===== design/flow/config.mk =====
export PLATFORM = sky130hd
export DESIGN_NAME = median
export DESIGN_NICKNAME = median
export VERILOG_FILES = /design/flow/design.v
export SDC_FILE = /design/flow/constraint.sdc
export NUM_CORES = 4
export LEC_CHECK = 0
export CAP_MARGIN = 20
export CORE_MARGIN = 2
export CORE_UTILIZATION = 66
export CTS_CLUSTER_DIAMETER = 48
export CTS_CLUSTER_SIZE = 40
export SLEW_MARGIN = 20

===== design/flow/run.sh =====
#!/bin/bash
# the make line also repeats each setting of config.mk as NAME=value (left out here)
make -C /OpenROAD-flow-scripts/flow DESIGN_CONFIG=/design/flow/config.mk WORK_HOME=/design/flow/orfs CLKGATE_MAP_FILE= finish

===== design/flow/constraint.sdc =====
create_clock -name core_clock -period 16.2 [get_ports {clk}]
set_input_delay 3.2400 -clock core_clock [delete_from_list [all_inputs] [get_ports {clk}]]
set_output_delay 3.2400 -clock core_clock [all_outputs]
set_load 0.01 [all_outputs]

===== design/flow/design.v =====
module median
#(
    parameter MEM_DATA_WIDTH = 32,
    parameter LUT_ADDR_WIDTH = 10,  
    parameter MEM_ADDR_WIDTH = 10,  
    parameter PIXEL_DATA_WIDTH = 8,
    parameter IMG_WIDTH  = 320,
    parameter IMG_HEIGHT = 320
)(
    input clk,  
    input rst_n,  
    input [31:0] word0,
    input [31:0] word1,
    input [31:0] word2,
    output [PIXEL_DATA_WIDTH-1:0] pixel1,
    output [PIXEL_DATA_WIDTH-1:0] pixel2,
    output [PIXEL_DATA_WIDTH-1:0] pixel3,
    output [PIXEL_DATA_WIDTH-1:0] pixel4,
    output [LUT_ADDR_WIDTH-1:0] raddr_a,
    output [LUT_ADDR_WIDTH-1:0] raddr_b,
    output [LUT_ADDR_WIDTH-1:0] raddr_c,
    output [MEM_ADDR_WIDTH-1:0] waddr
);
    wire [PIXEL_DATA_WIDTH-1:0] x2_y1;
    wire [PIXEL_DATA_WIDTH-1:0] x2_y0;
    wire [PIXEL_DATA_WIDTH-1:0] x2_ym1;
    wire [PIXEL_DATA_WIDTH-1:0] x1_y1;
    wire [PIXEL_DATA_WIDTH-1:0] x1_y0;
    wire [PIXEL_DATA_WIDTH-1:0] x1_ym1;
    wire [PIXEL_DATA_WIDTH-1:0] x0_y1;
    wire [PIXEL_DATA_WIDTH-1:0] x0_y0;
    wire [PIXEL_DATA_WIDTH-1:0] x0_ym1;
    wire [PIXEL_DATA_WIDTH-1:0] xm1_y1;
    wire [PIXEL_DATA_WIDTH-1:0] xm1_y0;
    wire [PIXEL_DATA_WIDTH-1:0] xm1_ym1;
    assign x2_y1   = word0[PIXEL_DATA_WIDTH-1:0];
    assign x2_y0   = word1[PIXEL_DATA_WIDTH-1:0];
    assign x2_ym1  = word2[PIXEL_DATA_WIDTH-1:0];
    assign x1_y1   = word0[(PIXEL_DATA_WIDTH*2)-1:PIXEL_DATA_WIDTH];
    assign x1_y0   = word1[(PIXEL_DATA_WIDTH*2)-1:PIXEL_DATA_WIDTH];
    assign x1_ym1  = word2[(PIXEL_DATA_WIDTH*2)-1:PIXEL_DATA_WIDTH];
    assign x0_y1   = word0[(PIXEL_DATA_WIDTH*3)-1:(PIXEL_DATA_WIDTH*2)];
    assign x0_y0   = word1[(PIXEL_DATA_WIDTH*3)-1:(PIXEL_DATA_WIDTH*2)];
    assign x0_ym1  = word2[(PIXEL_DATA_WIDTH*3)-1:(PIXEL_DATA_WIDTH*2)];
    assign xm1_y1  = word0[(PIXEL_DATA_WIDTH*4)-1:(PIXEL_DATA_WIDTH*3)];
    assign xm1_y0  = word1[(PIXEL_DATA_WIDTH*4)-1:(PIXEL_DATA_WIDTH*3)];
    assign xm1_ym1 = word2[(PIXEL_DATA_WIDTH*4)-1:(PIXEL_DATA_WIDTH*3)];
    wire [PIXEL_DATA_WIDTH-1:0] c3l;
    wire [PIXEL_DATA_WIDTH-1:0] c3h;
    wire [PIXEL_DATA_WIDTH-1:0] c3m;
    wire [PIXEL_DATA_WIDTH-1:0] c3l_reg;
    wire [PIXEL_DATA_WIDTH-1:0] c3h_reg;
    wire [PIXEL_DATA_WIDTH-1:0] c3m_reg;
    wire [PIXEL_DATA_WIDTH-1:0] c2l;
    wire [PIXEL_DATA_WIDTH-1:0] c2h;
    wire [PIXEL_DATA_WIDTH-1:0] c2m;
    wire [PIXEL_DATA_WIDTH-1:0] c2l_reg;
    wire [PIXEL_DATA_WIDTH-1:0] c2h_reg;
    wire [PIXEL_DATA_WIDTH-1:0] c2m_reg;
    wire [PIXEL_DATA_WIDTH-1:0] c1l;
    wire [PIXEL_DATA_WIDTH-1:0] c1h;
    wire [PIXEL_DATA_WIDTH-1:0] c1m;
    wire [PIXEL_DATA_WIDTH-1:0] c0h;
    wire [PIXEL_DATA_WIDTH-1:0] c0m;
    wire [PIXEL_DATA_WIDTH-1:0] c0l;
    wire [PIXEL_DATA_WIDTH-1:0] p1_sig;
    wire [PIXEL_DATA_WIDTH-1:0] p2_sig;
    wire [PIXEL_DATA_WIDTH-1:0] p3_sig;
    state_machine
    #(
        .LUT_ADDR_WIDTH(LUT_ADDR_WIDTH),
        .IMG_WIDTH(IMG_WIDTH),
        .IMG_HEIGHT(IMG_HEIGHT)
    ) window_contol (
        .clk(clk),  
        .rst_n(rst_n),  
        .raddr_a(raddr_a),
        .raddr_b(raddr_b),
        .raddr_c(raddr_c),
        .waddr(waddr)
    );
    common_network
    #(
        .DATA_WIDTH(PIXEL_DATA_WIDTH)
    ) common_network_u0 (
        .x2_y1(x2_y1),
        .x2_y0(x2_y0),
        .x2_ym1(x2_ym1),
        .x1_y1(x1_y1),
        .x1_y0(x1_y0),
        .x1_ym1(x1_ym1),
        .x0_y1(x0_y1),
        .x0_y0(x0_y0),
        .x0_ym1(x0_ym1),
        .xm1_y1(xm1_y1),
        .xm1_y0(xm1_y0),
        .xm1_ym1(xm1_ym1),
        .c3l(c3l),
        .c3h(c3h),
        .c3m(c3m),
        .c2l(c2l),
        .c2h(c2h),
        .c2m(c2m),
        .c1l(c1l),
        .c1h(c1h),
        .c1m(c1m),
        .c0h(c0h),
        .c0m(c0m),
        .c0l(c0l)
    );
    dff_3_pipe
    #(
        .DATA_WIDTH(PIXEL_DATA_WIDTH)
    ) dff_c3_pipe (
        .clk(clk),
        .rst_n(rst_n),
        .d0(c3h),
        .d1(c3m),
        .d2(c3l),
        .q0(c3h_reg),
        .q1(c3m_reg),
        .q2(c3l_reg)
    );
    dff_3_pipe
    #(
        .DATA_WIDTH(PIXEL_DATA_WIDTH)
    ) dff_c2_pipe (
        .clk(clk),
        .rst_n(rst_n),
        .d0(c2h),
        .d1(c2m),
        .d2(c2l),
        .q0(c2h_reg),
        .q1(c2m_reg),
        .q2(c2l_reg)
    );
    dff_3_pipe
    #(
        .DATA_WIDTH(PIXEL_DATA_WIDTH)
    ) dff_out_pipe (
        .clk(clk),
        .rst_n(rst_n),
        .d0(p1_sig),
        .d1(p2_sig),
        .d2(p3_sig),
        .q0(pixel1),
        .q1(pixel2),
        .q2(pixel3)
    );
    pixel_network
    #(
        .DATA_WIDTH(PIXEL_DATA_WIDTH)
    ) pixel_network_u0 (
        .c3h(c1h),
        .c3m(c1m),
        .c3l(c1l),
        .c2h(c0h),
        .c2m(c0m),
        .c2l(c0l),
        .c1h(c3h_reg),
        .c1m(c3m_reg),
        .c1l(c3l_reg),
        .median(p1_sig)
    );
    pixel_network
    #(
        .DATA_WIDTH(PIXEL_DATA_WIDTH)
    ) pixel_network_u1 (
        .c3h(c2h),
        .c3m(c2m),
        .c3l(c2l),
        .c2h(c1h),
        .c2m(c1m),
        .c2l(c1l),
        .c1h(c0h),
        .c1m(c0m),
        .c1l(c0l),
        .median(p2_sig)
    );
    pixel_network
    #(
        .DATA_WIDTH(PIXEL_DATA_WIDTH)
    ) pixel_network_u2 (
        .c3h(c3h),
        .c3m(c3m),
        .c3l(c3l),
        .c2h(c2h),
        .c2m(c2m),
        .c2l(c2l),
        .c1h(c1h),
        .c1m(c1m),
        .c1l(c1l),
        .median(p3_sig)
    );
    pixel_network
    #(
        .DATA_WIDTH(PIXEL_DATA_WIDTH)
    ) pixel_network_u3 (
        .c3h(c0h),
        .c3m(c0m),
        .c3l(c0l),
        .c2h(c3h_reg),
        .c2m(c3m_reg),
        .c2l(c3l_reg),
        .c1h(c2h_reg),
        .c1m(c2m_reg),
        .c1l(c2l_reg),
        .median(pixel4)
    );
endmodule
module node
#(
    parameter DATA_WIDTH = 8,
    parameter LOW_MUX = 1,  
    parameter HI_MUX = 1  
)(
    input [DATA_WIDTH-1:0] data_a,
    input [DATA_WIDTH-1:0] data_b,
    output reg [DATA_WIDTH-1:0] data_hi,
    output reg [DATA_WIDTH-1:0] data_lo
);
    reg sel0;
    always @(*)
    begin : comparator
        if( data_b > data_a) begin
            sel0 = 1'b0;  
        end else begin
            sel0 = 1'b1;  
        end
    end
    always @(*)
    begin : mux_lo_hi
        case (sel0)
            1'b0 :
            begin
                if(LOW_MUX == 1)
                    data_lo = data_a;
                if(HI_MUX == 1)
                    data_hi = data_b;
            end
            1'b1 :
            begin
                if(LOW_MUX == 1)
                    data_lo = data_b;
                if(HI_MUX == 1)
                    data_hi = data_a;
            end
            default :
            begin
                data_lo = {DATA_WIDTH{1'b0}};
                data_hi = {DATA_WIDTH{1'b0}};
            end
        endcase
    end
endmodule
module pixel_network
#(
    parameter DATA_WIDTH = 8
)(
    input [DATA_WIDTH-1:0] c3h,
    input [DATA_WIDTH-1:0] c3m,
    input [DATA_WIDTH-1:0] c3l,
    input [DATA_WIDTH-1:0] c2h,
    input [DATA_WIDTH-1:0] c2m,
    input [DATA_WIDTH-1:0] c2l,
    input [DATA_WIDTH-1:0] c1h,
    input [DATA_WIDTH-1:0] c1m,
    input [DATA_WIDTH-1:0] c1l,
    output [DATA_WIDTH-1:0] median
);
    wire [DATA_WIDTH-1:0] node_u0_lo;
    wire [DATA_WIDTH-1:0] node_u1_hi;
    wire [DATA_WIDTH-1:0] node_u1_lo;
    wire [DATA_WIDTH-1:0] node_u2_hi;
    wire [DATA_WIDTH-1:0] node_u3_lo;
    wire [DATA_WIDTH-1:0] node_u4_hi;
    wire [DATA_WIDTH-1:0] node_u5_hi;
    wire [DATA_WIDTH-1:0] node_u6_lo;
    wire [DATA_WIDTH-1:0] node_u7_hi;
    wire [DATA_WIDTH-1:0] node_u7_lo;
    wire [DATA_WIDTH-1:0] node_u8_hi;
    node
    #(
        .DATA_WIDTH(DATA_WIDTH),
        .LOW_MUX(1),  
        .HI_MUX(0)  
    ) node_u0 (
        .data_a(c3h),
        .data_b(c2h),
        .data_lo(node_u0_lo)
    );
    node
    #(
        .DATA_WIDTH(DATA_WIDTH),
        .LOW_MUX(1),  
        .HI_MUX(1)  
    ) node_u1 (
        .data_a(c3m),
        .data_b(c2m),
        .data_hi(node_u1_hi),
        .data_lo(node_u1_lo)
    );
    node
    #(
        .DATA_WIDTH(DATA_WIDTH),
        .LOW_MUX(0),  
        .HI_MUX(1)  
    ) node_u2 (
        .data_a(c2l),
        .data_b(c1l),
        .data_hi(node_u2_hi)
    );
    node
    #(
        .DATA_WIDTH(DATA_WIDTH),
        .LOW_MUX(1),  
        .HI_MUX(0)  
    ) node_u3 (
        .data_a(node_u0_lo),
        .data_b(c1h),
        .data_lo(node_u3_lo)
    );
    node
    #(
        .DATA_WIDTH(DATA_WIDTH),
        .LOW_MUX(0),  
        .HI_MUX(1)  
    ) node_u4 (
        .data_a(node_u1_lo),
        .data_b(c1m),
        .data_hi(node_u4_hi)
    );
    node
    #(
        .DATA_WIDTH(DATA_WIDTH),
        .LOW_MUX(0),  
        .HI_MUX(1)  
    ) node_u5 (
        .data_a(c3l),
        .data_b(node_u2_hi),
        .data_hi(node_u5_hi)
    );
    node
    #(
        .DATA_WIDTH(DATA_WIDTH),
        .LOW_MUX(1),  
        .HI_MUX(0)  
    ) node_u6 (
        .data_a(node_u1_hi),
        .data_b(node_u4_hi),
        .data_lo(node_u6_lo)
    );
    node
    #(
        .DATA_WIDTH(DATA_WIDTH),
        .LOW_MUX(1),  
        .HI_MUX(1)  
    ) node_u7 (
        .data_a(node_u3_lo),
        .data_b(node_u6_lo),
        .data_hi(node_u7_hi),
        .data_lo(node_u7_lo)
    );
    node
    #(
        .DATA_WIDTH(DATA_WIDTH),
        .LOW_MUX(0),  
        .HI_MUX(1)  
    ) node_u8 (
        .data_a(node_u7_lo),
        .data_b(node_u5_hi),
        .data_hi(node_u8_hi)
    );
    node
    #(
        .DATA_WIDTH(DATA_WIDTH),
        .LOW_MUX(1),  
        .HI_MUX(0)  
    ) node_u9 (
        .data_a(node_u7_hi),
        .data_b(node_u8_hi),
        .data_lo(median)
    );
endmodule
module state_machine
#(
    parameter LUT_ADDR_WIDTH = 10,
    parameter IMG_WIDTH = 234,
    parameter IMG_HEIGHT = 234
)(
    input clk,  
    input rst_n,  
    output reg [LUT_ADDR_WIDTH-1:0] raddr_a,
    output reg [LUT_ADDR_WIDTH-1:0] raddr_b,
    output reg [LUT_ADDR_WIDTH-1:0] raddr_c,
    output reg [LUT_ADDR_WIDTH-1:0] waddr,
    output reg [1:0] window_line_counter,
    output reg [9:0] window_column_counter,
    output reg [9:0] memory_shift
);
    reg valid;
    always @(posedge clk or negedge rst_n)
    begin : out_memory_counter
        if(~rst_n) begin
            waddr <= {LUT_ADDR_WIDTH{1'b0}};
        end else if(valid) begin
            waddr <= waddr + 1'b1;
        end
    end
    always @(posedge clk or negedge rst_n)
    begin : addr_counter
        if(~rst_n) begin
            window_column_counter <= 10'd0;
            window_line_counter <= 2'b00;
            valid <= 1'b0;
            raddr_a <= {LUT_ADDR_WIDTH{1'b0}};
            raddr_b <= {LUT_ADDR_WIDTH{1'b0}};
            raddr_c <= {LUT_ADDR_WIDTH{1'b0}};
        end else begin
            if(window_column_counter != ((IMG_WIDTH/4)-1)) begin
                window_column_counter <= window_column_counter + 1'b1;
                valid <= 1'b1;
                raddr_a <= raddr_a + 1'b1;
                raddr_b <= raddr_b + 1'b1;
                raddr_c <= raddr_c + 1'b1;
            end else begin
                window_column_counter <= 10'd0;
                case (window_line_counter)
                    2'b00 :
                    begin
                        raddr_a <= raddr_a + 1'b1;
                        raddr_b <= raddr_b - window_column_counter;
                        raddr_c <= raddr_c - window_column_counter;
                        window_line_counter = window_line_counter + 1'b1;
                    end
                    2'b01 :
                    begin
                        raddr_b <= raddr_b + 1'b1;
                        raddr_a <= raddr_a - window_column_counter;
                        raddr_c <= raddr_c - window_column_counter;
                        window_line_counter = window_line_counter + 1'b1;
                    end
                    2'b10 :
                    begin
                        raddr_b <= raddr_b - window_column_counter;
                        raddr_a <= raddr_a - window_column_counter;
                        raddr_c <= raddr_c + 1'b1;
                        window_line_counter = 2'b00;
                    end
                    default :
                    begin
                        raddr_a <= {LUT_ADDR_WIDTH{1'b0}};
                        raddr_b <= {LUT_ADDR_WIDTH{1'b0}};
                        raddr_c <= {LUT_ADDR_WIDTH{1'b0}};
                    end
                endcase
            end
        end
    end
endmodule
module dff_3_pipe
#(
    parameter DATA_WIDTH = 8
)(
    input clk,
    input rst_n,
    input [DATA_WIDTH-1:0] d0,
    input [DATA_WIDTH-1:0] d1,
    input [DATA_WIDTH-1:0] d2,
    output reg [DATA_WIDTH-1:0] q0,
    output reg [DATA_WIDTH-1:0] q1,
    output reg [DATA_WIDTH-1:0] q2
);
always @(posedge clk or negedge rst_n)
begin : register_bank_3u
    if(~rst_n) begin
        q0 <= {DATA_WIDTH{1'b0}};
        q1 <= {DATA_WIDTH{1'b0}};
        q2 <= {DATA_WIDTH{1'b0}};
    end else begin
        q0 <= d0;
        q1 <= d1;
        q2 <= d2;
    end
end
endmodule
module common_network
#(
    parameter DATA_WIDTH = 8
)(
    input [DATA_WIDTH-1:0] x2_y1,
    input [DATA_WIDTH-1:0] x2_y0,
    input [DATA_WIDTH-1:0] x2_ym1,
    input [DATA_WIDTH-1:0] x1_y1,
    input [DATA_WIDTH-1:0] x1_y0,
    input [DATA_WIDTH-1:0] x1_ym1,
    input [DATA_WIDTH-1:0] x0_y1,
    input [DATA_WIDTH-1:0] x0_y0,
    input [DATA_WIDTH-1:0] x0_ym1,
    input [DATA_WIDTH-1:0] xm1_y1,
    input [DATA_WIDTH-1:0] xm1_y0,
    input [DATA_WIDTH-1:0] xm1_ym1,
    output [DATA_WIDTH-1:0] c3l,
    output [DATA_WIDTH-1:0] c3h,
    output [DATA_WIDTH-1:0] c3m,
    output [DATA_WIDTH-1:0] c2l,
    output [DATA_WIDTH-1:0] c2h,
    output [DATA_WIDTH-1:0] c2m,
    output [DATA_WIDTH-1:0] c1l,
    output [DATA_WIDTH-1:0] c1h,
    output [DATA_WIDTH-1:0] c1m,
    output [DATA_WIDTH-1:0] c0h,
    output [DATA_WIDTH-1:0] c0m,
    output [DATA_WIDTH-1:0] c0l
);
    wire [DATA_WIDTH-1:0] node_u0_hi;
    wire [DATA_WIDTH-1:0] node_u0_lo;
    wire [DATA_WIDTH-1:0] node_u1_hi;
    wire [DATA_WIDTH-1:0] node_u1_lo;
    wire [DATA_WIDTH-1:0] node_u2_hi;
    wire [DATA_WIDTH-1:0] node_u2_lo;
    wire [DATA_WIDTH-1:0] node_u3_hi;
    wire [DATA_WIDTH-1:0] node_u3_lo;
    wire [DATA_WIDTH-1:0] node_u4_hi;
    wire [DATA_WIDTH-1:0] node_u4_lo;
    wire [DATA_WIDTH-1:0] node_u5_hi;
    wire [DATA_WIDTH-1:0] node_u5_lo;
    wire [DATA_WIDTH-1:0] node_u6_hi;
    wire [DATA_WIDTH-1:0] node_u6_lo;
    wire [DATA_WIDTH-1:0] node_u7_hi;
    wire [DATA_WIDTH-1:0] node_u7_lo;
    wire [DATA_WIDTH-1:0] node_u8_hi;
    wire [DATA_WIDTH-1:0] node_u8_lo;
    wire [DATA_WIDTH-1:0] node_u9_hi;
    wire [DATA_WIDTH-1:0] node_u9_lo;
    wire [DATA_WIDTH-1:0] node_u10_hi;
    wire [DATA_WIDTH-1:0] node_u10_lo;
    wire [DATA_WIDTH-1:0] node_u11_hi;
    wire [DATA_WIDTH-1:0] node_u11_lo;
    wire [DATA_WIDTH-1:0] node_u12_hi;
    wire [DATA_WIDTH-1:0] node_u12_lo;
    assign c3l = node_u4_lo;
    assign c3h = node_u8_hi;
    assign c3m = node_u8_lo;
    assign c2l = node_u5_lo;
    assign c2h = node_u9_hi;
    assign c2m = node_u9_lo;
    assign c1l = node_u6_lo;
    assign c1h = node_u10_hi;
    assign c1m = node_u10_lo;
    assign c0h = node_u11_hi;
    assign c0m = node_u11_lo;
    assign c0l = node_u7_lo;
    node
    #(
        .DATA_WIDTH(DATA_WIDTH),
        .LOW_MUX(1),  
        .HI_MUX(1)  
    ) node_u0 (
        .data_a(x2_y1),
        .data_b(x2_y0),
        .data_hi(node_u0_hi),
        .data_lo(node_u0_lo)
    );
    node
    #(
        .DATA_WIDTH(DATA_WIDTH),
        .LOW_MUX(1),  
        .HI_MUX(1)  
    ) node_u1 (
        .data_a(x1_y1),
        .data_b(x1_y0),
        .data_hi(node_u1_hi),
        .data_lo(node_u1_lo)
    );
    node
    #(
        .DATA_WIDTH(DATA_WIDTH),
        .LOW_MUX(1),  
        .HI_MUX(1)  
    ) node_u2 (
        .data_a(x0_y1),
        .data_b(x0_y0),
        .data_hi(node_u2_hi),
        .data_lo(node_u2_lo)
    );
    node
    #(
        .DATA_WIDTH(DATA_WIDTH),
        .LOW_MUX(1),  
        .HI_MUX(1)  
    ) node_u3 (
        .data_a(xm1_y1),
        .data_b(xm1_y0),
        .data_hi(node_u3_hi),
        .data_lo(node_u3_lo)
    );
    node
    #(
        .DATA_WIDTH(DATA_WIDTH),
        .LOW_MUX(1),  
        .HI_MUX(1)  
    ) node_u4 (
        .data_a(node_u0_lo),
        .data_b(x2_ym1),
        .data_hi(node_u4_hi),
        .data_lo(node_u4_lo)
    );
    node
    #(
        .DATA_WIDTH(DATA_WIDTH),
        .LOW_MUX(1),  
        .HI_MUX(1)  
    ) node_u5 (
        .data_a(node_u1_lo),
        .data_b(x1_ym1),
        .data_hi(node_u5_hi),
        .data_lo(node_u5_lo)
    );
    node
    #(
        .DATA_WIDTH(DATA_WIDTH),
        .LOW_MUX(1),  
        .HI_MUX(1)  
    ) node_u6 (
        .data_a(node_u2_lo),
        .data_b(x0_ym1),
        .data_hi(node_u6_hi),
        .data_lo(node_u6_lo)
    );
    node
    #(
        .DATA_WIDTH(DATA_WIDTH),
        .LOW_MUX(1),  
        .HI_MUX(1)  
    ) node_u7 (
        .data_a(node_u3_lo),
        .data_b(xm1_ym1),
        .data_hi(node_u7_hi),
        .data_lo(node_u7_lo)
    );
    node
    #(
        .DATA_WIDTH(DATA_WIDTH),
        .LOW_MUX(1),  
        .HI_MUX(1)  
    ) node_u8 (
        .data_a(node_u0_hi),
        .data_b(node_u4_hi),
        .data_hi(node_u8_hi),
        .data_lo(node_u8_lo)
    );
    node
    #(
        .DATA_WIDTH(DATA_WIDTH),
        .LOW_MUX(1),  
        .HI_MUX(1)  
    ) node_u9 (
        .data_a(node_u1_hi),
        .data_b(node_u5_hi),
        .data_hi(node_u9_hi),
        .data_lo(node_u9_lo)
    );
    node
    #(
        .DATA_WIDTH(DATA_WIDTH),
        .LOW_MUX(1),  
        .HI_MUX(1)  
    ) node_u10 (
        .data_a(node_u2_hi),
        .data_b(node_u6_hi),
        .data_hi(node_u10_hi),
        .data_lo(node_u10_lo)
    );
    node
    #(
        .DATA_WIDTH(DATA_WIDTH),
        .LOW_MUX(1),  
        .HI_MUX(1)  
    ) node_u11 (
        .data_a(node_u3_hi),
        .data_b(node_u7_hi),
        .data_hi(node_u11_hi),
        .data_lo(node_u11_lo)
    );
endmodule

==> results of run 1 <==
-- stage by stage --
stage / hold slack, ns
floorplan: 0.480
global placement: 0.460
detailed placement: 0.475
==> qor.yml, run 1 <==
adder_share: 0.234
tool.error: "[ERROR DPL-0038] Utilization greater than 100%, impossible to legalize"
core_um2: 34700
ys_sh_mux: 0.0941
common_cells: "ha_1 (429), inv_1 (307), nand2_1 (276)"
top_level_ports: 170
preCtsSetupSlack_ns: -7.10
dp_hpwl_um: 90100
synth_cell_type_count: 99
yosys.area_share.aoi: 0.265
die_area_um2: 36900
synthTopLogicFamily: "AND-OR/OR-AND gates"
syn_inst: 3090
rows: 68
synth_xor_xnor_area_share: 0.0281
simple_gate_share: 0.178
fp_nets: 3620
ys.flop_type: "dfrtp_1"
top_cells_by_area: "ha_1 (23%), dfrtp_1 (13%), mux2i_1 (7.8%)"
die_h_um: 192
status: "stopped before the end"
port_buffers: 169
placed_area_um2: 32800
numSynthFlops: 125
ys_area_um2: 23400
yosys.stat.seqShare: 0.134
die_w_um: 192
dp.cells: 4492
syn_area_um2: 23400
top_cell: "ha_1"
synth_warnings: 5
fp-utilization: 0.673
syn_area_per_cell_um2: 7.56
synth_top_cell_by_area: "ha_1"
lastStage: "clock tree synthesis"
edf_count: 0
gp_congestion: 1.13
ys_cells: 3090
synthArstFlopShare: 1.00
top_area_frac: 0.230
==> run 2: changes to the inputs <==
- CORE_UTILIZATION: 66 -> 68
- CTS_CLUSTER_DIAMETER: 48 -> unset
- CTS_CLUSTER_SIZE: 40 -> 37
- SETUP_SLACK_MARGIN: unset -> -0.58
- clock period: 16.2 -> 24.4 ns (I/O delays scaled with it)
==> run 2 against run 1 <==
Effect of this change:
- now fails the layout checks on max-capacitance violations, max-slew violations, negative setup slack
- synthesized cell count is the same
- die size fell by 2.9%
- area after synthesis stayed put
==> qor.yml, run 2 <==
core_um2: 33700
whs_path_depth: 1
die_area_um2: 35800
grt_overflow_total: 0
root_buffer: "clkbuf_16"
finalCriticalPeriod_ns: 26.16
grt_pass1_vias: 26300
cts_buffer_depth: 2
worstSetupStartpointType: "primary input"
synth_xor_xnor_area_share: 0.0281
yosys.stat.seqShare: 0.134
max_cap_violations: 2
failed_checks: "max-capacitance violations, max-slew violations, negative setup slack"
synth_top_cell_by_area: "ha_1"
crit_slowest_cell: "a211oi_2"
min_period_over_period: 1.07
top_cells_by_area: "ha_1 (23%), dfrtp_1 (13%), mux2i_1 (7.8%)"
syn2layout_area_growth_pct: 21.9
drt_iter0_markers: 3515
worst_pin_slew_ns: 1.88
setup_slack_ns: -1.76
ys_sh_mux: 0.0941
synthTopLogicFamily: "AND-OR/OR-AND gates"
maxSlewHeadroom: -0.265
synth_warnings: 5
grtUsageTotal: 0.471
routed_wl_um: 90800
syn_inst: 3090
port_buffers: 169
dr.pass1.iters: 7
insertion_delay_ns: 0.46
ys_area_um2: 23400
edf_count: 0
syn_area_um2: 23400
hp-class: "reg2reg"
hold_path_startpoint: "window_contol.waddr[9]"
clk_pin_slew_worst_paths_ns: 0.07
rows: 67
drt-wirelength-per-cell_um: 23.2
yosys.area_share.aoi: 0.265
adder_share: 0.234
common_cells: "ha_1 (429), inv_1 (307), nand2_1 (276)"
gp_congestion: 1.05
top_cell: "ha_1"
dp_hpwl_um: 67300
finalNetCount: 3982
critPathMaxFanout: 8
syn_area_per_cell_um2: 7.56
fin_util: 0.845
status: "failed layout checks"
slew_violations: 6
finalHoldViolations: 0
preCtsSetupSlack_ns: -1.44
top_level_ports: 170
die_w_um: 189
rsz0062_at_grt: "true"
simple_gate_share: 0.178
fillers: 1991
synthArstFlopShare: 1.00
synth_cell_type_count: 99
drc: 0
antenna_found_initial: 2
grt_max_degree: 67
via_count: 27300
grt_first_pass_wirelength_um: 135000
arrival_ns: 21.28
die_h_um: 189
fp-utilization: 0.693
crit_family: "AND-OR/OR-AND gates"
startpoint: "word0[29]"
tns_ns: -13.13
max_freq_mhz: 38.2
crit_end: "pixel4[3]"
crit_path_max_incr_delay_ns: 0.52
cp_num_cells: 96
fp_nets: 3620
reg2reg_depth: 45
crit_type: "in2out"
setup_viol: 8
r2r_start: "dff_c3_pipe.q1[5]"
antenna_left: 0
cts.sinks: 125
tritoncts: "done"
numCtsBuffers: 17
worstPathRequired_ns: 19.52
numSynthFlops: 125
mi_logic_area_um2: 19300
ys_cells: 3090
hold_end: "window_contol.waddr[9]"
ys.flop_type: "dfrtp_1"
cts-htree-levels: 4
fin_worst_skew_ns: 0.0110
warnings: 33
top_area_frac: 0.230
regArea_um2: 3130
path_buffers: 15
cp-end-kind: "primary output"
viasPerCell: 6.97
worstReg2RegEnd: "dff_out_pipe.q0[0]"
reg2reg_setup_slack_ns: 13.48
==> run 2: routing by layer <==
layer,vias to the layer above,track usage,wire length [um]
met1,12600,0.555,32100
met2,2037,0.755,38800
met4,4,0.356,8660
met3,687,0.0956,11200
li1,12000,-,-
met5,-,0,57
==> run 2: final cells by class <==
| cell class | instances | share of cell area |
|---|---|---|
| Clock inverter | 14 | 0.00651 |
| Multi-Input combinational cell | 2564 | 0.679 |
| Clock buffer | 17 | 0.0149 |
| Inverter | 311 | 0.0411 |
| Antenna cell | 2 | 0.000176 |
| Sequential cell | 125 | 0.110 |
| Timing Repair Buffer | 433 | 0.129 |
| Tap cell | 448 | 0.0197 |
==> run 2: timing repair <==
action / 4_1_cts / 5_1_grt
setup endpoints to repair: 8 / 31
buffers inserted: 20 / 20
pin swaps: 16 / 35
gates resized: 50 / 90
hold buffers: 0 / 0
gates cloned: 2 / 0
==> run 2: through the flow <==
stage | std cells | hold slack, ns | area, um2
global route | 3912 | 0.492 | 28500
finish | 3914 | 0.489 | 28500
detailed placement | 3841 | 0.472 | 27000
global placement | 3841 | 0.463 | 27000
CTS | 3892 | 0.485 | 28000
floorplan | 3090 | 0.480 | 23500
==> run 3: changes to the inputs <==
- CORE_UTILIZATION: 68 -> 65
- CTS_CLUSTER_SIZE: 37 -> unset
- SETUP_SLACK_MARGIN: -0.58 -> -1.43
- clock period: 24.4 -> 21.8 ns (I/O delays scaled with it)
==> run 3 against run 2 <==
Effect of this change:
- fails the layout checks on negative setup slack
- count of clock-buffer cells in the layout did not move
- register-to-register slack lost 1.8 ns
- area after synthesis did not move
- critical path depth fell by 2
- critical path type unchanged
==> qor.yml, run 3 <==
grt_first_pass_wirelength_um: 140000
ys_area_um2: 23400
status: "failed layout checks"
tns_ns: -18.54
edf_count: 0
fp-utilization: 0.658
drt_iter0_markers: 3381
final_area_um2: 29400
stdcell_count: 4033
via_count: 27400
drc: 0
ys_sh_mux: 0.0941
synth_xor_xnor_area_share: 0.0281
worstPathRequired_ns: 17.44
preCtsSetupSlack_ns: -2.55
hold_path_startpoint: "window_contol.waddr[9]"
simple_gate_share: 0.178
syn_inst: 3090
worstReg2RegEnd: "dff_out_pipe.q0[0]"
finalNetCount: 4088
numCtsBuffers: 17
antenna_left: 0
crit_family: "AND-OR/OR-AND gates"
synthTopLogicFamily: "AND-OR/OR-AND gates"
top_level_ports: 170
reg2reg_depth: 49
cts.sinks: 125
crit_type: "in2out"
hold_end: "window_contol.waddr[9]"
die_area_um2: 37500
core_um2: 35500
cts_buffer_depth: 2
failed_checks: "negative setup slack"
top_area_frac: 0.230
port_buffers: 169
synth_cell_type_count: 99
ys_cells: 3090
drt-wirelength-per-cell_um: 22.8
syn2layout_area_growth_pct: 25.9
startpoint: "word0[26]"
root_buffer: "clkbuf_16"
worstSetupStartpointType: "primary input"
routed_wl_um: 92000
die_h_um: 194
rows: 69
yosys.stat.seqShare: 0.134
dp.cells: 3970
fin_worst_skew_ns: 0.0148
setup_slack_ns: -2.28
dr.pass1.iters: 8
synth_top_cell_by_area: "ha_1"
antenna_found_initial: 2
syn_area_um2: 23400
worst_pin_slew_ns: 1.18
cts-htree-levels: 4
gp_congestion: 1.10
r2r_start: "dff_c3_pipe.q1[7]"
hp-class: "reg2reg"
finalHoldViolations: 0
syn_area_per_cell_um2: 7.56
crit_slowest_cell: "or4_1"
arrival_ns: 19.72
synth_warnings: 5
max_cap_violations: 0
viasPerCell: 6.80
top_cells_by_area: "ha_1 (23%), dfrtp_1 (13%), mux2i_1 (7.8%)"
ctsHoldBuffers: 0
fillers: 2200
top_cell: "ha_1"
critPathMaxFanout: 8
grtUsageTotal: 0.463
grt_pass1_vias: 26600
insertion_delay_ns: 0.46
crit_end: "pixel4[3]"
cp-end-kind: "primary output"
slew_violations: 0
rsz0062_at_grt: "true"
grt_max_degree: 68
die_w_um: 194
crit_path_max_incr_delay_ns: 0.53
reg2reg_setup_slack_ns: 11.73
adder_share: 0.234
common_cells: "ha_1 (429), inv_1 (307), nand2_1 (276)"
tritoncts: "done"
finalCriticalPeriod_ns: 24.08
whs_path_depth: 1
placed_area_um2: 28000
path_buffers: 13
cp_num_cells: 94
numSynthFlops: 125
ys.flop_type: "dfrtp_1"
maxSlewHeadroom: 0.216
yosys.area_share.aoi: 0.265
warnings: 34
max_freq_mhz: 41.5
min_period_over_period: 1.10
fp_nets: 3620
grt_overflow_total: 0
clk_pin_slew_worst_paths_ns: 0.07
setup_viol: 14
dp_hpwl_um: 70400
synthArstFlopShare: 1.00
==> run 3: layout make-up <==
type	count	area, um2	share of cell area
multi-input combinational	2563	19400	0.660
tap	461	577	0.0196
sequential	125	3130	0.106
clock inverter	15	196	0.00668
timing repair buffer	540	4500	0.153
clock buffer	17	425	0.0145
antenna	1	2.50	0.0000851
inverter	311	1170	0.0398
==> run 3: through the flow <==
stage               hold WS, ns  utilization
finish                    0.485        0.829
CTS                       0.487        0.816
global placement          0.460        0.790
global route              0.512        0.829
floorplan                 0.480            -
detailed placement        0.477        0.790
==> run 3: what timing repair did <==
action	4_1_cts	5_1_grt
buffers inserted	18	19
setup endpoints to repair	8	16
cloned	1	0
pin swaps	23	44
gates resized	54	86
==> run 3: routing by layer <==
metal / track usage / routed length, um
met5: 0 / 10
met4: 0.350 / 8190
met2: 0.747 / 40500
met3: 0.0943 / 10100
met1: 0.542 / 33200
==> run 4: changes to the inputs <==
- CAP_MARGIN: 20 -> 35
- CELL_PAD_IN_SITES_DETAIL_PLACEMENT: unset -> 2
- CORE_UTILIZATION: 65 -> 40
- CTS_CLUSTER_DIAMETER: unset -> 44
- HOLD_SLACK_MARGIN: unset -> 0.23
- SETUP_SLACK_MARGIN: -1.43 -> 5.0
- TNS_END_PERCENT: unset -> 5
- clock period: 21.8 -> 30.0 ns (I/O delays scaled with it)
==> run 4 against run 3 <==
Effect of this change:
- the run now fails in global routing
- die size up 61%
- area after synthesis unchanged
- synthesized cell count unchanged
==> qor.yml, run 4 <==
top_level_ports: 170
port_buffers: 169
status: "stopped before the end"
fp_nets: 3620
die_area_um2: 60300
placed_area_um2: 26300
numCtsBuffers: 17
simple_gate_share: 0.178
cts.sinks: 125
gp_congestion: 0.984
common_cells: "ha_1 (429), inv_1 (307), nand2_1 (276)"
ys_area_um2: 23400
synthArstFlopShare: 1.00
ctsHoldBuffers: 0
synth_xor_xnor_area_share: 0.0281
yosys.area_share.aoi: 0.265
synth_cell_type_count: 99
synthTopLogicFamily: "AND-OR/OR-AND gates"
core_um2: 57700
syn_area_per_cell_um2: 7.56
preCtsSetupSlack_ns: -0.636
lastStage: "global routing"
edf_count: 0
die_h_um: 246
cts-htree-levels: 4
top_cell: "ha_1"
grt_overflow_total: 43
root_buffer: "clkbuf_16"
syn_inst: 3090
dp.cells: 3993
dp_hpwl_um: 99600
adder_share: 0.234
synth_top_cell_by_area: "ha_1"
ys_cells: 3090
cts_buffer_depth: 2
rows: 88
syn_area_um2: 23400
tool.error: "[ERROR GRT-0116] Global routing finished with congestion. Check the congestion regions in the DRC Viewer."
grtUsageTotal: 0.667
yosys.stat.seqShare: 0.134
fp-utilization: 0.405
ys.flop_type: "dfrtp_1"
synth_warnings: 5
top_area_frac: 0.230
die_w_um: 246
top_cells_by_area: "ha_1 (23%), dfrtp_1 (13%), mux2i_1 (7.8%)"
ys_sh_mux: 0.0941
numSynthFlops: 125
run 4: routing by layer:
metal | GRT overflow | track usage
met4 | 24 | 0.701
met5 | 0 | 0.265
met2 | 19 | 0.888
met3 | 0 | 0.452
met1 | 0 | 0.640
run 4: metrics by stage:
step,TNS [ns],hold WS [ns]
floorplan,0,0.480
global placement,0,0.465
detailed placement,-4.00,0.465
CTS,0,0.480
run 4: what timing repair did:
action | in CTS
setup endpoints to repair | 32
gates resized | 267
pin swaps | 76
setup buffers | 129
cloned | 4
==> run 5: changes to the inputs <==
- ABC_AREA: unset -> 0
- CAP_MARGIN: 35 -> 0
- CELL_PAD_IN_SITES_DETAIL_PLACEMENT: 2 -> unset
- CELL_PAD_IN_SITES_GLOBAL_PLACEMENT: unset -> 3
- CORE_ASPECT_RATIO: unset -> 1.76
- CORE_MARGIN: 2 -> 7
- CORE_UTILIZATION: 40 -> 45
- CTS_CLUSTER_DIAMETER: 44 -> 89
- CTS_CLUSTER_SIZE: unset -> 34
- GPL_ROUTABILITY_DRIVEN: unset -> 1
- GPL_TIMING_DRIVEN: unset -> 0
- HOLD_SLACK_MARGIN: 0.23 -> unset
- MAX_ROUTING_LAYER: unset -> met4
- MIN_ROUTING_LAYER: unset -> met2
- PLACE_DENSITY: unset -> 0.39
- SETUP_SLACK_MARGIN: 5.0 -> unset
- SLEW_MARGIN: 20 -> 15
- TNS_END_PERCENT: 5 -> unset
- clock period: 30.0 -> 46.9 ns (I/O delays scaled with it)
==> run 5 against run 4 <==
Effect of this change:
- the flow stops in global placement
- die size decreased by 2.7%
- area after synthesis unchanged
- synthesized cell count unchanged
==> qor.yml, run 5 <==
status: "stopped before the end"
lastStage: "global placement"
tool.error: "[ERROR GPL-0301] Utilization 107.281 % exceeds 100%."
ys.flop_type: "dfrtp_1"
ys_cells: 3090
syn_inst: 3090
adder_share: 0.234
die_w_um: 186
rows: 110
common_cells: "ha_1 (429), inv_1 (307), nand2_1 (276)"
synthTopLogicFamily: "AND-OR/OR-AND gates"
synth_cell_type_count: 99
syn_area_per_cell_um2: 7.56
synth_xor_xnor_area_share: 0.0281
top_cell: "ha_1"
yosys.stat.seqShare: 0.134
synth_top_cell_by_area: "ha_1"
ys_area_um2: 23400
syn_area_um2: 23400
numSynthFlops: 125
synthArstFlopShare: 1.00
ys_sh_mux: 0.0941
die_h_um: 316
core_um2: 51200
fp-utilization: 0.456
synth_warnings: 5
yosys.area_share.aoi: 0.265
simple_gate_share: 0.178
top_cells_by_area: "ha_1 (23%), dfrtp_1 (13%), mux2i_1 (7.8%)"
die_area_um2: 58700
top_level_ports: 170
edf_count: 0
top_area_frac: 0.230
fp_nets: 3620
==> run 6: changes to the inputs <==
- ABC_AREA: 0 -> unset
- CAP_MARGIN: 0 -> 25
- CORE_UTILIZATION: 45 -> 23
- CTS_CLUSTER_SIZE: 34 -> 10
- HOLD_SLACK_MARGIN: unset -> -0.02
- MAX_ROUTING_LAYER: met4 -> unset
- PLACE_DENSITY: 0.39 -> 0.81
==> run 6 against run 5 <==
Effect of this change:
- die size up 89%
- area after synthesis did not move
- synthesized cell count stayed put
- the run now finishes clean
==> qor.yml, run 6 <==
antenna_found_initial: 1
whs_path_depth: 1
arrival_ns: 33.09
crit_path_max_incr_delay_ns: 0.86
cts.sinks: 125
root_buffer: "clkbuf_16"
dp_hpwl_um: 88100
routed_wl_um: 110000
grtUsageTotal: 0.292
edf_count: 0
fin_worst_skew_ns: 0.0137
via_count: 33800
top_area_frac: 0.230
warnings: 30
ys_cells: 3090
crit_top_cell: "a21oi_1"
min_period_over_period: 0.905
slew_violations: 0
drc: 0
path_buffers: 16
startpoint: "word0[29]"
worstPathRequired_ns: 37.52
cp_num_cells: 96
cts.repair.resized: 0
crit_end: "pixel4[3]"
placed_area_um2: 26900
hold_path_startpoint: "window_contol.waddr[9]"
insertion_delay_ns: 0.49
die_w_um: 254
drt-wirelength-per-cell_um: 23.5
die_h_um: 437
ys_area_um2: 23400
synthArstFlopShare: 1.00
rsz0062_at_grt: "false"
dr.pass1.iters: 34
syn2layout_area_growth_pct: 18.8
common_cells: "ha_1 (429), inv_1 (307), nand2_1 (276)"
synth_warnings: 5
grt_first_pass_wirelength_um: 159000
die_area_um2: 111000
top_cells_by_area: "ha_1 (23%), dfrtp_1 (13%), mux2i_1 (7.8%)"
hp-class: "reg2reg"
syn_inst: 3090
port_buffers: 169
worstReg2RegEnd: "dff_out_pipe.q0[4]"
cp-end-kind: "primary output"
cts-htree-levels: 4
yosys.area_share.aoi: 0.265
max_cap_violations: 0
rows: 154
status: "timing/DRC/antenna clean"
r2r_start: "dff_c3_pipe.q1[5]"
tritoncts: "done"
finalNetCount: 3847
cts_setup_buffers: 0
ys.flop_type: "dfrtp_1"
crit_type: "in2out"
numCtsBuffers: 17
worstSetupStartpointType: "primary input"
drt_iter0_markers: 6718
synthTopLogicFamily: "AND-OR/OR-AND gates"
tns_ns: 0
antenna_left: 0
numSynthFlops: 125
core_um2: 100000
finalCriticalPeriod_ns: 42.47
top_cell: "ha_1"
fp-utilization: 0.233
crit_family: "AND-OR/OR-AND gates"
crit_slowest_cell: "mux2i_2"
syn_area_um2: 23400
setup_viol: 0
synth_xor_xnor_area_share: 0.0281
finalHoldViolations: 0
critPathMaxFanout: 10
worst_pin_slew_ns: 1.23
hold_end: "window_contol.waddr[9]"
max_freq_mhz: 23.5
grt_overflow_total: 0
yosys.stat.seqShare: 0.134
cts_buffer_depth: 2
grt_pass1_vias: 35500
viasPerCell: 7.25
syn_area_per_cell_um2: 7.56
fp_nets: 3620
adder_share: 0.234
grt_max_degree: 78
ys_sh_mux: 0.0941
final_area_um2: 27700
synth_cell_type_count: 99
clk_pin_slew_worst_paths_ns: 0.06
reg2reg_setup_slack_ns: 35.48
maxSlewHeadroom: 0.178
synth_top_cell_by_area: "ha_1"
reg2reg_depth: 52
top_level_ports: 170
ctsHoldBuffers: 0
fin_util: 0.276
simple_gate_share: 0.178
gp_congestion: 1.03
run 6: area by class of cell:
type                    count  area [um2]
fillers                 11100       72700
clock inverters            13         151
clock buffers              19         453
repair buffers            208        1990
well taps                1326        1660
plain buffers              92         378
diodes                     10        25.0
inverters                 311        1170
flip-flops and latches    125        3130
multi-input cells        2562       18800
run 6: layer usage:
layer | vias up | global-route usage | wire length [um]
met4 | 14 | 0.0634 | 13100
met5 | - | 0.0576 | 437
met2 | 9301 | 0.386 | 57100
li1 | 11600 | - | -
met1 | 11800 | - | 0
met3 | 1067 | 0.348 | 39000
run 6: stage by stage:
stage          std cells  hold WS, ns  setup slack [ns]
4_1_cts             4640        0.477              4.96
6_report            4666        0.471              4.43
3_3_place_gp        4585        0.463              4.39
3_5_place_dp        4608        0.465              5.03
2_1_floorplan       3090        0.480             11.07
5_1_grt             4656        0.505              2.56
==> run 7: changes to the inputs <==
- ABC_AREA: unset -> 1
- CAP_MARGIN: 25 -> 40
- CELL_PAD_IN_SITES_GLOBAL_PLACEMENT: 3 -> unset
- CORE_ASPECT_RATIO: 1.76 -> unset
- CORE_MARGIN: 7 -> 2
- CORE_UTILIZATION: 23 -> 70
- CTS_CLUSTER_DIAMETER: 89 -> 221
- CTS_CLUSTER_SIZE: 10 -> 37
- GPL_ROUTABILITY_DRIVEN: 1 -> unset
- GPL_TIMING_DRIVEN: 0 -> unset
- HOLD_SLACK_MARGIN: -0.02 -> 0.3
- MIN_ROUTING_LAYER: met2 -> unset
- PLACE_DENSITY: 0.81 -> unset
- SETUP_SLACK_MARGIN: unset -> -0.58
- SLEW_MARGIN: 15 -> 20
- clock period: 46.9 -> 16.9 ns (I/O delays scaled with it)
==> run 7 against run 6 <==
Effect of this change:
- area after synthesis is 4.5% lower
- die size down 70%
- the flow now stops in global routing
- synthesized cell count is 15% higher
==> qor.yml, run 7 <==
cts_buffer_depth: 2
fp_nets: 4084
die_area_um2: 33300
ys_cells: 3554
synth_xor_xnor_area_share: 0.0169
grt_overflow_total: 658
preCtsSetupSlack_ns: -2.47
dp.cells: 4316
die_w_um: 182
ys.flop_type: "dfrtp_1"
numCtsBuffers: 17
synthArstFlopShare: 1.00
ys_area_um2: 22300
yosys.area_share.aoi: 0.195
tool.error: "[ERROR GRT-0232] Routing congestion too high. Check the congestion heatmap in the GUI."
synth_warnings: 5
ys_sh_mux: 0
edf_count: 0
lastStage: "global routing"
syn_area_um2: 22300
core_um2: 31500
synthTopLogicFamily: "simple AND/OR/NAND/NOR gates"
top_level_ports: 170
fp-utilization: 0.708
adder_share: 0.244
syn_area_per_cell_um2: 6.27
placed_area_um2: 26200
status: "stopped before the end"
ctsHoldBuffers: 0
rows: 65
top_cell: "nand2_1"
cts-htree-levels: 4
numSynthFlops: 125
synth_cell_type_count: 59
common_cells: "nand2_1 (981), inv_1 (521), ha_1 (429)"
top_area_frac: 0.241
cts.sinks: 125
synth_top_cell_by_area: "ha_1"
root_buffer: "clkbuf_16"
simple_gate_share: 0.300
yosys.stat.seqShare: 0.140
dp_hpwl_um: 61100
grtUsageTotal: 0.901
port_buffers: 169
gp_congestion: 1.03
top_cells_by_area: "ha_1 (24%), nand2_1 (17%), dfrtp_1 (14%)"
die_h_um: 182
syn_inst: 3554
## run 7: metal layers
| layer | track usage | overflow |
|---|---|---|
| met1 | 0.874 | 58 |
| met2 | 1.03 | 372 |
| met3 | 0.800 | 64 |
| met4 | 0.924 | 162 |
| met5 | 0.646 | 2 |
## run 7: repair_timing
item | CTS
setup buffers | 77
gates resized | 264
cloned | 8
hold endpoints to repair | 0
pin swaps | 95
endpoints found under the setup margin | 8
## run 7: stage by stage
step | hold WS, ns
2_1_floorplan | 0.463
3_3_place_gp | 0.462
3_5_place_dp | 0.486
4_1_cts | 0.498
==> run 8: changes to the inputs <==
- ABC_AREA: 1 -> 0
- CAP_MARGIN: 40 -> 30
- CELL_PAD_IN_SITES_GLOBAL_PLACEMENT: unset -> 3
- CORE_ASPECT_RATIO: unset -> 1.07
- CORE_UTILIZATION: 70 -> 64
- CTS_CLUSTER_DIAMETER: 221 -> unset
- CTS_CLUSTER_SIZE: 37 -> 49
- HOLD_SLACK_MARGIN: 0.3 -> unset
- MIN_ROUTING_LAYER: unset -> met2
- SETUP_SLACK_MARGIN: -0.58 -> unset
- TNS_END_PERCENT: unset -> 100
- clock period: 16.9 -> 30.6 ns (I/O delays scaled with it)
==> run 8 against run 7 <==
Effect of this change:
- the run fails in global placement without I/O
- synthesized cell count shrank 13%
- die size grew 14%
- area after synthesis grew 4.8%
==> qor.yml, run 8 <==
ys.flop_type: "dfrtp_1"
core_um2: 36000
die_area_um2: 38000
status: "stopped before the end"
tool.error: "[ERROR GPL-0301] Utilization 141.475 % exceeds 100%."
fp_nets: 3620
syn_area_per_cell_um2: 7.56
fp-utilization: 0.648
edf_count: 0
synthTopLogicFamily: "AND-OR/OR-AND gates"
rows: 72
top_cell: "ha_1"
syn_area_um2: 23400
die_w_um: 189
top_area_frac: 0.230
ys_area_um2: 23400
synth_top_cell_by_area: "ha_1"
synth_warnings: 5
ys_cells: 3090
yosys.stat.seqShare: 0.134
simple_gate_share: 0.178
numSynthFlops: 125
top_cells_by_area: "ha_1 (23%), dfrtp_1 (13%), mux2i_1 (7.8%)"
synthArstFlopShare: 1.00
synth_cell_type_count: 99
synth_xor_xnor_area_share: 0.0281
yosys.area_share.aoi: 0.265
ys_sh_mux: 0.0941
die_h_um: 202
syn_inst: 3090
common_cells: "ha_1 (429), inv_1 (307), nand2_1 (276)"
lastStage: "global placement without I/O"
adder_share: 0.234
==> run 9: changes to the inputs <==
- ABC_AREA: 0 -> unset
- CAP_MARGIN: 30 -> 20
- CELL_PAD_IN_SITES_GLOBAL_PLACEMENT: 3 -> unset
- CORE_ASPECT_RATIO: 1.07 -> unset
- CORE_UTILIZATION: 64 -> 71
- CTS_CLUSTER_DIAMETER: unset -> 89
- CTS_CLUSTER_SIZE: 49 -> 27
- GPL_ROUTABILITY_DRIVEN: unset -> 1
- GPL_TIMING_DRIVEN: unset -> 1
- HOLD_SLACK_MARGIN: unset -> -0.02
- MIN_ROUTING_LAYER: met2 -> unset
- PLACE_DENSITY: unset -> 0.67
- TNS_END_PERCENT: 100 -> unset
- clock period: 30.6 -> 22.4 ns (I/O delays scaled with it)
==> run 9 against run 8 <==
Effect of this change:
- synthesized cell count did not move
- die size fell by 9.7%
- the run fails in global routing
- area after synthesis did not move
==> qor.yml, run 9 <==
dp_hpwl_um: 68900
preCtsSetupSlack_ns: -2.05
syn_area_um2: 23400
ys_sh_mux: 0.0941
syn_inst: 3090
numSynthFlops: 125
top_level_ports: 170
syn_area_per_cell_um2: 7.56
port_buffers: 169
top_cells_by_area: "ha_1 (23%), dfrtp_1 (13%), mux2i_1 (7.8%)"
die_w_um: 185
synth_top_cell_by_area: "ha_1"
cts.sinks: 125
numCtsBuffers: 17
root_buffer: "clkbuf_16"
cts-htree-levels: 4
grt_overflow_total: 170
synth_cell_type_count: 99
ys.flop_type: "dfrtp_1"
ctsHoldBuffers: 0
yosys.stat.seqShare: 0.134
common_cells: "ha_1 (429), inv_1 (307), nand2_1 (276)"
synthTopLogicFamily: "AND-OR/OR-AND gates"
die_area_um2: 34400
top_cell: "ha_1"
lastStage: "global routing"
synth_xor_xnor_area_share: 0.0281
core_um2: 32500
yosys.area_share.aoi: 0.265
status: "stopped before the end"
top_area_frac: 0.230
edf_count: 0
tool.error: "[ERROR GRT-0232] Routing congestion too high. Check the congestion heatmap in the GUI."
adder_share: 0.234
cts_buffer_depth: 2
fp-utilization: 0.720
synthArstFlopShare: 1.00
die_h_um: 185
fp_nets: 3620
simple_gate_share: 0.178
ys_area_um2: 23400
ys_cells: 3090
synth_warnings: 5
grtUsageTotal: 0.798
rows: 66
gp_congestion: 1.13
-- run 9: per-stage QoR --
stage          cell area (um2)  instances  hold slack [ns]  setup TNS, ns   util
4_1_cts                  28800       3950            0.488          -9.94  0.889
3_5_place_dp             27700       3894            0.477         -16.76  0.854
3_3_place_gp             27700       3894            0.466          -9.25  0.854
2_1_floorplan            23800       3090            0.480          -4.57      -
-- run 9: per-layer routing --
metal	overflow	global-route usage
met1	17	0.793
met2	78	0.942
met3	13	0.677
met4	60	0.768
met5	2	0.471
-- run 9: repair_timing --
item | CTS
pin swaps | 18
cloned | 1
gates resized | 74
endpoints found under the setup margin | 8
buffers inserted | 23
==> run 10: changes to the inputs <==
- ABC_AREA: unset -> 1
- CTS_CLUSTER_DIAMETER: 89 -> 46
- CTS_CLUSTER_SIZE: 27 -> 41
- GPL_ROUTABILITY_DRIVEN: 1 -> unset
- GPL_TIMING_DRIVEN: 1 -> unset
- HOLD_SLACK_MARGIN: -0.02 -> unset
- MAX_ROUTING_LAYER: unset -> met4
- PLACE_DENSITY: 0.67 -> unset
- clock period: 22.4 -> 17.9 ns (I/O delays scaled with it)
==> run 10 against run 9 <==
Effect of this change:
- the flow again stops in global routing
- area after synthesis is 4.5% lower
- die size is 4.5% lower
- synthesized cell count is 15% higher
==> qor.yml, run 10 <==
yosys.area_share.aoi: 0.195
fp-utilization: 0.725
top_cell: "nand2_1"
top_area_frac: 0.241
simple_gate_share: 0.300
die_w_um: 181
gp_congestion: 1.09
edf_count: 0
lastStage: "global routing"
yosys.stat.seqShare: 0.140
ys.flop_type: "dfrtp_1"
preCtsSetupSlack_ns: -2.10
cts_buffer_depth: 2
synthArstFlopShare: 1.00
top_level_ports: 170
syn_area_um2: 22300
common_cells: "nand2_1 (981), inv_1 (521), ha_1 (429)"
grtUsageTotal: 0.945
placed_area_um2: 26000
ys_area_um2: 22300
dp_hpwl_um: 60400
synth_xor_xnor_area_share: 0.0169
synth_top_cell_by_area: "ha_1"
top_cells_by_area: "ha_1 (24%), nand2_1 (17%), dfrtp_1 (14%)"
synthTopLogicFamily: "simple AND/OR/NAND/NOR gates"
status: "stopped before the end"
cts-htree-levels: 4
ys_sh_mux: 0
numSynthFlops: 125
syn_area_per_cell_um2: 6.27
die_area_um2: 32800
synth_cell_type_count: 59
port_buffers: 169
root_buffer: "clkbuf_16"
grt_overflow_total: 1096
numCtsBuffers: 17
cts.sinks: 125
syn_inst: 3554
rows: 64
die_h_um: 181
adder_share: 0.244
ctsHoldBuffers: 0
tool.error: "[ERROR GRT-0232] Routing congestion too high. Check the congestion heatmap in the GUI."
fp_nets: 4084
ys_cells: 3554
core_um2: 30700
synth_warnings: 5
==> run 10: timing repair <==
item,in CTS
gates cloned,6
gates resized,287
pin swaps,123
endpoints found under the setup margin,8
buffers inserted,52
hold endpoints to repair,0
==> run 10: per-layer routing <==
layer | global-route usage | overflow
met1 | 0.899 | 129
met4 | 0.996 | 262
met5 | - | -
met3 | 0.821 | 78
met2 | 1.07 | 627
==> run 10: metrics by stage <==
step	util	std cells	hold WS, ns
2_1_floorplan	-	3554	0.463
3_3_place_gp	0.845	4276	0.464
3_5_place_dp	0.845	4276	0.478
4_1_cts	0.899	4364	0.490
==> run 11: changes to the inputs <==
- CORE_ASPECT_RATIO: unset -> 1.35
- CORE_UTILIZATION: 71 -> 72
- CTS_CLUSTER_DIAMETER: 46 -> 66
- CTS_CLUSTER_SIZE: 41 -> unset
- MAX_ROUTING_LAYER: met4 -> unset
- SLEW_MARGIN: 20 -> 0
- clock period: 17.9 -> 12.4 ns (I/O delays scaled with it)
==> run 11 against run 10 <==
Effect of this change:
- the flow stops in detailed placement
- synthesized cell count stayed put
- die size down 1.3%
- area after synthesis unchanged
==> qor.yml, run 11 <==
edf_count: 0
ys_sh_mux: 0
numSynthFlops: 125
syn_area_um2: 22300
die_w_um: 155
synth_cell_type_count: 59
core_um2: 30400
top_area_frac: 0.241
top_level_ports: 170
lastStage: "detailed placement"
common_cells: "nand2_1 (981), inv_1 (521), ha_1 (429)"
synthArstFlopShare: 1.00
synth_top_cell_by_area: "ha_1"
top_cell: "nand2_1"
ys_area_um2: 22300
yosys.stat.seqShare: 0.140
rows: 74
simple_gate_share: 0.300
adder_share: 0.244
tool.error: "[ERROR DPL-0038] Utilization greater than 100%, impossible to legalize"
synth_xor_xnor_area_share: 0.0169
port_buffers: 169
gp_congestion: 1.13
yosys.area_share.aoi: 0.195
fp-utilization: 0.734
synthTopLogicFamily: "simple AND/OR/NAND/NOR gates"
syn_inst: 3554
die_h_um: 208
synth_warnings: 5
syn_area_per_cell_um2: 6.27
ys_cells: 3554
die_area_um2: 32400
ys.flop_type: "dfrtp_1"
fp_nets: 4084
status: "stopped before the end"
top_cells_by_area: "ha_1 (24%), nand2_1 (17%), dfrtp_1 (14%)"
==> run 11: through the flow <==
stage	TNS (ns)	cell area [um2]
floorplan	-42.71	24300
global placement	-78.93	32700
==> run 12: changes to the inputs <==
- CORE_ASPECT_RATIO: 1.35 -> unset
- CORE_UTILIZATION: 72 -> 58
- CTS_CLUSTER_DIAMETER: 66 -> 89
- GPL_ROUTABILITY_DRIVEN: unset -> 0
- GPL_TIMING_DRIVEN: unset -> 1
- HOLD_SLACK_MARGIN: unset -> -0.02
- SLEW_MARGIN: 0 -> 20
- clock period: 12.4 -> 17.1 ns (I/O delays scaled with it)
==> run 12 against run 11 <==
Effect of this change:
- now fails the layout checks on max-capacitance violations, max-slew violations, negative setup slack
- die size rose by 24%
- synthesized cell count did not move
- area after synthesis did not move
==> qor.yml, run 12 <==
yosys.area_share.aoi: 0.195
synth_xor_xnor_area_share: 0.0169
crit_family: "simple AND/OR/NAND/NOR gates"
die_w_um: 200
drc: 0
adder_share: 0.244
insertion_delay_ns: 0.46
fp_nets: 4084
syn_area_per_cell_um2: 6.27
regArea_um2: 3130
syn2layout_area_growth_pct: 34.1
routed_wl_um: 100000
max_cap_violations: 3
setup_slack_ns: -4.77
highest_layer: "met5"
via_count: 28900
crit_slowest_cell: "o221ai_4"
grt_first_pass_wirelength_um: 127000
routed-wl-met2_um: 40700
viasPerCell: 6.24
worstSetupStartpointType: "primary input"
cts.sinks: 125
met1_length_um: 34600
warnings: 35
top_cells_by_area: "ha_1 (24%), nand2_1 (17%), dfrtp_1 (14%)"
path_buffers: 25
startpoint: "word0[31]"
fillers: 2606
crit_path_max_incr_delay_ns: 0.63
top_area_frac: 0.241
r2r_start: "dff_c3_pipe.q1[5]"
core_um2: 37800
worstReg2RegEnd: "dff_out_pipe.q0[5]"
hp-class: "reg2reg"
fp-utilization: 0.590
tritoncts: "done"
arrival_ns: 18.45
ys_cells: 3554
drt_iter0_markers: 4218
syn_inst: 3554
cts-htree-levels: 4
ys_area_um2: 22300
crit_top_cell: "nand2_1"
whs_path_depth: 1
clk_pin_slew_worst_paths_ns: 0.06
wl_met3_um: 13800
top_level_ports: 170
synth_top_cell_by_area: "ha_1"
tns_ns: -47.78
rows: 71
setup_viol: 16
numCtsBuffers: 17
finalNetCount: 4633
antenna_found_initial: 8
grt_max_degree: 71
yosys.stat.seqShare: 0.140
numSynthFlops: 125
ys_sh_mux: 0
synth_cell_type_count: 59
dp_hpwl_um: 62100
grt_pass1_vias: 26100
fin_worst_skew_ns: 0.00738
common_cells: "nand2_1 (981), inv_1 (521), ha_1 (429)"
maxSlewHeadroom: -0.258
finalCriticalPeriod_ns: 21.87
grt_overflow_total: 0
status: "failed layout checks"
cts_buffer_depth: 2
root_buffer: "clkbuf_16"
mi_logic_area_um2: 18400
ys.flop_type: "dfrtp_1"
max_freq_mhz: 45.7
min_period_over_period: 1.28
drt-wirelength-per-cell_um: 21.6
grtUsageTotal: 0.401
hold_path_startpoint: "window_contol.waddr[9]"
synthArstFlopShare: 1.00
syn_area_um2: 22300
hold_end: "window_contol.waddr[9]"
critPathMaxFanout: 8
dr.pass1.iters: 25
port_buffers: 169
synth_warnings: 5
failed_checks: "max-capacitance violations, max-slew violations, negative setup slack"
antenna_left: 0
edf_count: 0
top_cell: "nand2_1"
die_area_um2: 40000
fin_util: 0.792
crit_type: "in2out"
finalHoldViolations: 0
simple_gate_share: 0.300
slew_violations: 11
synthTopLogicFamily: "simple AND/OR/NAND/NOR gates"
worstPathRequired_ns: 13.68
reg2reg_depth: 39
worst_pin_slew_ns: 1.87
reg2reg_setup_slack_ns: 7.38
preCtsSetupSlack_ns: -1.99
cp_num_cells: 93
die_h_um: 200
cp-end-kind: "primary output"
crit_end: "pixel4[4]"
rsz0062_at_grt: "true"
## run 12: metrics by stage
stage / instances / cell area (um2) / hold slack [ns]
detailed placement: 4441 / 26600 / 0.482
finish: 4633 / 29900 / 0.492
global route: 4633 / 29900 / 0.515
CTS: 4572 / 28600 / 0.495
global placement: 4441 / 26600 / 0.464
floorplan: 3554 / 22600 / 0.463
## run 12: layer usage
layer	global-route usage	up-vias
li1	-	12900
met1	0.454	13000
met2	0.669	2131
met3	0.0914	855
met4	0.283	28
met5	0	-
## run 12: repair_timing
| action | 4_1_cts | 5_1_grt |
|---|---|---|
| pin swaps | 119 | 91 |
| resized | 248 | 238 |
| buffers inserted | 94 | 46 |
| hold buffers | 0 | 0 |
| cloned | 6 | 7 |
| endpoints found under the hold margin | 0 | 0 |
| setup endpoints to repair | 8 | 32 |
## run 12: layout make-up
class,count,area share
multi-input cells,2826,0.616
repair buffers,596,0.168
flip-flops and latches,125,0.105
inverters,536,0.0681
well taps,511,0.0214
clock buffers,22,0.0155
clock inverters,9,0.00536
diodes,7,0.000586
repair inverters,1,0.000251
